==> 11-02 <==
## BobTop
module BobTop (
	clock,
	reset,
	rx,
	runway_override,
	emergency_override,
	tx,
	framing_error,
	runway_active,
	emergency,
	receiving,
	sending
);
	input wire clock;
	input wire reset;
	input wire rx;
	input wire [1:0] runway_override;
	input wire emergency_override;
	output wire tx;
	output wire framing_error;
	output wire [1:0] runway_active;
	output wire emergency;
	output wire receiving;
	output wire sending;
	wire [7:0] uart_rx_data;
	wire [7:0] uart_tx_data;
	wire uart_rx_valid;
	wire uart_tx_ready;
	wire uart_tx_send;
	UartRX #(
		.CLK_HZ(25000000),
		.BAUD_RATE(115200)
	) receiver(
		.clock(clock),
		.reset(reset),
		.rx(rx),
		.data(uart_rx_data),
		.done(uart_rx_valid),
		.framing_error(framing_error),
		.receiving(receiving)
	);
	UartTX #(
		.CLK_HZ(25000000),
		.BAUD_RATE(115200)
	) transmitter(
		.clock(clock),
		.reset(reset),
		.send(uart_tx_send),
		.data(uart_tx_data),
		.tx(tx),
		.ready(uart_tx_ready),
		.sending(sending)
	);
	reg [1:0] ro_temp;
	reg [1:0] ro_sync;
	reg eo_temp;
	reg eo_sync;
	always @(posedge clock) begin
		ro_temp <= runway_override;
		eo_temp <= emergency_override;
		ro_sync <= ro_temp;
  ...
Settings: LEC_CHECK=0, CAP_MARGIN=30, CELL_PAD_IN_SITES_DETAIL_PLACEMENT=2, CORE_MARGIN=4, CORE_UTILIZATION=28, CTS_CLUSTER_DIAMETER=338, GPL_TIMING_DRIVEN=0, HOLD_SLACK_MARGIN=0.01, MAX_ROUTING_LAYER=met4, PLACE_DENSITY=0.83, SLEW_MARGIN=25, TNS_END_PERCENT=25; clock period 19.5 ns.
run.sh (not shown) runs the stock make flow with config.mk's settings and CLKGATE_MAP_FILE=.
==> inputs of 10-05, as changes to 11-02 <==
Settings changed: CAP_MARGIN 30 to 20, CTS_CLUSTER_DIAMETER 338 to not set, GPL_TIMING_DRIVEN 0 to not set, PLACE_DENSITY 0.83 to not set, SLEW_MARGIN 25 to 40, TNS_END_PERCENT 25 to not set.
==> flow/constraint.sdc (replaced) <==
create_clock -name core_clock -period 17.5 [get_ports {clock}]
set_input_delay 3.5000 -clock core_clock [delete_from_list [all_inputs] [get_ports {clock}]]
set_output_delay 3.5000 -clock core_clock [all_outputs]
set_load 0.01 [all_outputs]
==> inputs of 09-17, as changes to 11-02 <==
Settings changed: ABC_AREA set to 1, CAP_MARGIN 30 to 20, CELL_PAD_IN_SITES_DETAIL_PLACEMENT 2 to not set, CORE_MARGIN 4 to 2, CORE_UTILIZATION 28 to 72, CTS_CLUSTER_DIAMETER 338 to 151, GPL_TIMING_DRIVEN 0 to not set, HOLD_SLACK_MARGIN 0.01 to not set, MAX_ROUTING_LAYER met4 to not set, PLACE_DENSITY 0.83 to not set, SETUP_SLACK_MARGIN set to 2.91, SLEW_MARGIN 25 to 20, TNS_END_PERCENT 25 to not set.
==> flow/constraint.sdc (replaced) <==
create_clock -name core_clock -period 9.82 [get_ports {clock}]
set_input_delay 1.9640 -clock core_clock [delete_from_list [all_inputs] [get_ports {clock}]]
set_output_delay 1.9640 -clock core_clock [all_outputs]
set_load 0.01 [all_outputs]
==> comparison <==
09-17 passed the timing, DRC and antenna checks. 10-05 completed without violations. 11-02 produced a clean layout. Power, highest first: 09-17, 10-05, 11-02. Of 09-17 and 10-05, 10-05 has the higher design area (gap 3.7%, measured against 10-05). Critical path depth is the same in 10-05 and 11-02. Sequential share of layout area: 11-02 < 10-05 < 09-17.

* * *

==> 10-18: inputs <==
Starting RTL as in the previous note.
clock: 15.7 ns
lec_check: 0
abc_area: 1
cap_margin: 0
cell_pad_in_sites_detail_placement: 2
core_margin: 4
core_utilization: 29
cts_cluster_diameter: 229
place_density_lb_addon: 0.1
setup_slack_margin: -1.52
slew_margin: 20
==> 04-26 (differences from 10-18) <==
ABC_AREA = not set   (was 1)
CAP_MARGIN = 20   (was 0)
CELL_PAD_IN_SITES_DETAIL_PLACEMENT = not set   (was 2)
CORE_MARGIN = 2   (was 4)
CORE_UTILIZATION = 63   (was 29)
CTS_CLUSTER_DIAMETER = not set   (was 229)
CTS_CLUSTER_SIZE = 97   (was not set)
PLACE_DENSITY_LB_ADDON = not set   (was 0.1)
SETUP_SLACK_MARGIN = 1.99   (was -1.52)
==> flow/constraint.sdc (replaced) <==
create_clock -name core_clock -period 28.7 [get_ports {clock}]
set_input_delay 5.7400 -clock core_clock [delete_from_list [all_inputs] [get_ports {clock}]]
set_output_delay 5.7400 -clock core_clock [all_outputs]
set_load 0.01 [all_outputs]
==> 05-08 (differences from 10-18) <==
CAP_MARGIN = 20   (was 0)
CELL_PAD_IN_SITES_DETAIL_PLACEMENT = not set   (was 2)
CORE_MARGIN = 2   (was 4)
CORE_UTILIZATION = 71   (was 29)
CTS_CLUSTER_DIAMETER = not set   (was 229)
CTS_CLUSTER_SIZE = 43   (was not set)
PLACE_DENSITY_LB_ADDON = 0.14   (was 0.1)
SETUP_SLACK_MARGIN = 2.8   (was -1.52)
==> flow/constraint.sdc (replaced) <==
create_clock -name core_clock -period 9.82 [get_ports {clock}]
set_input_delay 1.9640 -clock core_clock [delete_from_list [all_inputs] [get_ports {clock}]]
set_output_delay 1.9640 -clock core_clock [all_outputs]
set_load 0.01 [all_outputs]
==> notes <==
04-26 ran to the end with no violations. 10-18 passed the timing, DRC and antenna checks. 05-08 passed the timing, DRC and antenna checks.
Area after synthesis: 04-26 is smaller than 05-08 (1.8%).
The lowest sequential share of layout area belongs to 10-18, the highest to 04-26.
In synthesized cell count, 10-18 and 05-08 do not differ.
Power, highest first: 05-08, 10-18, 04-26.
Power is estimated from default activity; no workload was simulated.
